== v33 ==
==> flow/design.v <==
module bldc_esc #(parameter DATA_WIDTH = 16,parameter debounce = 3)(
  input clk,              		 
  input reset,            		 
  input pwm_en,						 
  input encoder_a,  				 
  input encoder_b,  				 
  input [DATA_WIDTH-1:0] pwm_period,	 
  input [DATA_WIDTH-1:0] period_reference,	 
  input [DATA_WIDTH-1:0] Kp_ext, 
  input [DATA_WIDTH-1:0] Ki_ext, 
  input [DATA_WIDTH-1:0] Kd_ext, 
  input override_internal_pid,		 
  output reg motor_positive,   		 
  output reg motor_negative 			 
);
  reg motor_pwm;
  reg [DATA_WIDTH-1:0] pwm_counter;
  reg [DATA_WIDTH-1:0] pwm_duty_cycle;
  reg [1:0]encoder_state;
  reg [1:0]prev_encoder_state;
  reg [1:0]pwm_direction;
  reg [DATA_WIDTH-1:0] period_speed ; 
  reg [DATA_WIDTH-1:0] speed_ctr;
  reg [DATA_WIDTH-1:0] Kp ;
  reg [DATA_WIDTH-1:0] Ki ;
  reg [DATA_WIDTH-1:0] Kd ;
  reg signed[DATA_WIDTH-1:0] error;
  reg signed[(DATA_WIDTH)-1:0] integral;
  reg signed[DATA_WIDTH-1:0] derivative;
  reg signed [(DATA_WIDTH)-1:0] pid_output;
  reg signed[DATA_WIDTH-1:0] previous_error;
  reg [2:0] encoder_a_shift_reg;
  reg encoder_a_reg;
  reg [2:0] encoder_b_shift_reg;
  reg encoder_b_reg;
 always @(posedge clk or posedge reset) begin
    if (reset) begin
        integral <= 16'b0;
        pwm_counter <= {DATA_WIDTH{1'b0}};
        encoder_state <= 2'b0;
        prev_encoder_state <= 2'b0;
        pwm_direction<=2'b00;
        motor_positive<=1'b0;
        motor_negative<=1'b0;
        Kp <= 16'd1;
        Ki <= 16'd0;
        Kd <= 16'd0;
        speed_ctr<={DATA_WIDTH{1'b0}};
        previous_error <= {DATA_WIDTH{1'b0}};
        error<=8'b0;
        period_speed <= 16'b0;
        pid_output <= 16'b0;
        derivative <= 16'b0;
        pwm_duty_cycle <= 16'b0;
        motor_pwm <= 1'b0;
        encoder_a_shift_reg <= 3'b0;
        encoder_a_reg <= 1'b0;
        encoder_b_shift_reg <= 3'b0;
        encoder_b_reg <= 1'b0;
    end 
    else begin
        encoder_a_shift_reg <= {encoder_a_shift_reg[debounce-2:0],encoder_a};
        if (encoder_a_shift_reg == {debounce{1'b0}} || encoder_a_shift_reg == {debounce{1'b1}})begin
            encoder_a_reg <= encoder_a_shift_reg[0];
        end
        encoder_b_shift_reg <= {encoder_b_shift_reg[debounce-2:0],encoder_b};
        if (encoder_b_shift_reg == {debounce{1'b0}} || encoder_b_shift_reg == {debounce{1'b1}})begin
            encoder_b_reg <= encoder_b_shift_reg[0];
        end
        pid_output <= Kp * error + Ki * integral + Kd * derivative;	 
        if(pid_output<1) begin			 
			pwm_duty_cycle<=pwm_period;
		end 
		else if (pid_output>pwm_period) begin	 
			pwm_duty_cycle<=1;
		end 
		else begin
			pwm_duty_cycle<= pid_output;	 
		end
        derivative <= error - previous_error;
        if (integral + error > 2047) begin  
            integral <= 2047;  
        end 
        else if (integral + error < -2048) begin
            integral <= -2048; 
        end 
        else begin
            integral <= integral + error;  
        end
        previous_error<=error;
        error <= period_reference - period_speed;
        motor_pwm <= (pwm_counter < pwm_duty_cycle) & pwm_en;  
        if (pwm_counter == pwm_period) begin
            pwm_counter <= 16'd0;
        end
        else begin
            pwm_counter <= pwm_counter + 1;
        end
        encoder_state <= {encoder_a_reg, encoder_b_reg};
        prev_encoder_state <= encoder_state;
        case ({encoder_state, prev_encoder_state})
            4'b0100, 4'b1101,4'b1011: begin 
                pwm_direction<=2'b10;
            end
            4'b1000,4'b1110,4'b0111: begin 
                pwm_direction<=2'b01;
            end
            4'b1100, 4'b0011, 4'b1001,4'b0110: begin 
                pwm_direction<=2'b00;
            end
            default: begin
                pwm_direction<=pwm_direction; 
            end
        endcase
        if(pwm_en==1'b0)begin
            motor_positive<=1'b0;
            motor_negative<=1'b0;
		end 
		else begin
            case(pwm_direction)
                2'b00: begin
      				if(period_reference>32767) begin  
						motor_positive<=1'b0;
						motor_negative<=motor_pwm;
					end
					else begin
						motor_positive<=motor_pwm;
						motor_negative<=1'b0;
					end
                end 
                2'b01:begin
                    motor_positive<=1'b0;
                    motor_negative<=motor_pwm;
                end
                2'b10:begin
                    motor_positive<=motor_pwm;
                    motor_negative<=1'b0;
                end
                default: begin
                    motor_positive <= 1'b0;
                    motor_negative <= 1'b0;
                end
            endcase
        end
		if(override_internal_pid) begin
			Kp<=Kp_ext;
			Ki<=Ki_ext;
			Kd<=Kd_ext;
		end 
		else begin
			Kp<=Kp;
			Ki<=Ki;
			Kd<=Kd;
		end
      if((prev_encoder_state[0]==1'b0 && encoder_a_reg==1'b1) || speed_ctr==16'h00ff) begin
            period_speed<=speed_ctr;
            speed_ctr<={DATA_WIDTH{1'b0}};
        end else begin
            speed_ctr<=speed_ctr+1;
        end
    end
 end
endmodule
clock: 8.0 ns
lec_check: 0
cap_margin: 20
cell_pad_in_sites_detail_placement: 1
cell_pad_in_sites_global_placement: 1
core_aspect_ratio: 1.54
core_margin: 8
core_utilization: 40
cts_cluster_size: 42
place_density: 0.72
slew_margin: 20
tns_end_percent: 30
run.sh (not shown) runs the stock make flow with config.mk's settings and CLKGATE_MAP_FILE=.
Every stage of the flow completed for v33, and the final layout passed the timing, DRC and antenna checks.
### v33 -> v49
- removing CELL_PAD_IN_SITES_DETAIL_PLACEMENT (formerly 1)
- removing CTS_CLUSTER_SIZE (formerly 42)
- removing CORE_ASPECT_RATIO (formerly 1.54)
- removing TNS_END_PERCENT (formerly 30)
- changing PLACE_DENSITY from 0.72 to 0.6
- removing CELL_PAD_IN_SITES_GLOBAL_PLACEMENT (formerly 1)
- changing CORE_UTILIZATION from 40 to 64
- changing CORE_MARGIN from 8 to 2
- changing the clock period (ns, I/O delays scaled along) from 8.0 to 7.4
==> comparison <==
Comparing v49 against v33, there is no change at all in initial antenna violation count.
Diff v33 -> v49 | first-pass GRT wire length | down by more than 10%
Compared with v33, v49 shows a first-pass iteration count of the detailed router that is 1 higher.
Delta (v49 minus v33): number of post-CTS setup repair buffers barely changed; number of buffers other than clock buffers in the final layout rose 14%; cell count shrank by 237.
Setup slack (higher): v33
#### Input delta (v43 over v49)
- CTS_CLUSTER_SIZE newly set to 41
- PLACE_DENSITY removed (was 0.6)
- CORE_UTILIZATION changed from 64 to 72
- the clock period (ns, I/O delays scaled along) changed from 7.4 to 6.47
Notes after the runs:
v49 reached the final stage; the timing, DRC and antenna checks on its layout passed. [flow] v43 | stages: complete | final checks: fail | reason: negative setup slack. [compare] base=v49 new=v43: ratio of routed vias to standard cells increased about 4.6%; clock network area share shows a reduction of 0.25 points; met2 track demand over resource grew by 8.2 points; routed length on met3 went up; worst setup margin dropped 0.55 ns. Final tally of setup violations | v43 above v49. The lower count of filler cells inserted in the layout of v43 and v49 is in v43. Relative to v49, the number of rows created at floorplan measured on v43 has decreased by a few percent. Taking v49 as the reference, in v43 global-route wire length before repair climbed 5900 um, sequential share of layout area fell 1.1 points.
The following lists how v50 was set up differently from v43:
- CORE_UTILIZATION: 72 -> 40
- CTS_CLUSTER_SIZE: 41 -> unset
- PLACE_DENSITY: unset -> 0.6
- the clock period (ns, I/O delays scaled along): 6.47 -> 8.0
==> results <==
- v50: full flow OK, the timing, DRC and antenna checks passed
- The flow completed for v43, but it is not clean: the layout still shows negative setup slack.
- When v50 is measured against v43, its shortest clock period the worst path allows after layout turns out 0.53 ns higher.
- Multi-input combinational area share: v50 vs v43 up 1.5 points
- v50: hold slack lower than v43
- Delta (v50 minus v43): final critical-path setup slack increased 1.00 ns; final standard cell count with taps included and fillers excluded increased by 6.3% relative to the old numbers.
Edits applied to the flow inputs when going from v50 to v14:
- an added HOLD_SLACK_MARGIN of 0.02
- an added CELL_PAD_IN_SITES_DETAIL_PLACEMENT of 1
- an added PLACE_DENSITY_LB_ADDON of 0.12
- an added TNS_END_PERCENT of 30
- an added CTS_CLUSTER_SIZE of 42
- a change of CORE_MARGIN from 2 to 8
- a deleted PLACE_DENSITY that had been 0.6
- an added CORE_ASPECT_RATIO of 1.54
- an added CELL_PAD_IN_SITES_GLOBAL_PLACEMENT of 1
Notes after the runs:
Run comparison: v50 launching instance or port of the critical path error[4]; v14 launching instance or port of the critical path error[3]
v14 vs. v50: worst hold slack saw little to no change, post-placement setup slack saw a decrease, minimum clock period saw a decrease.
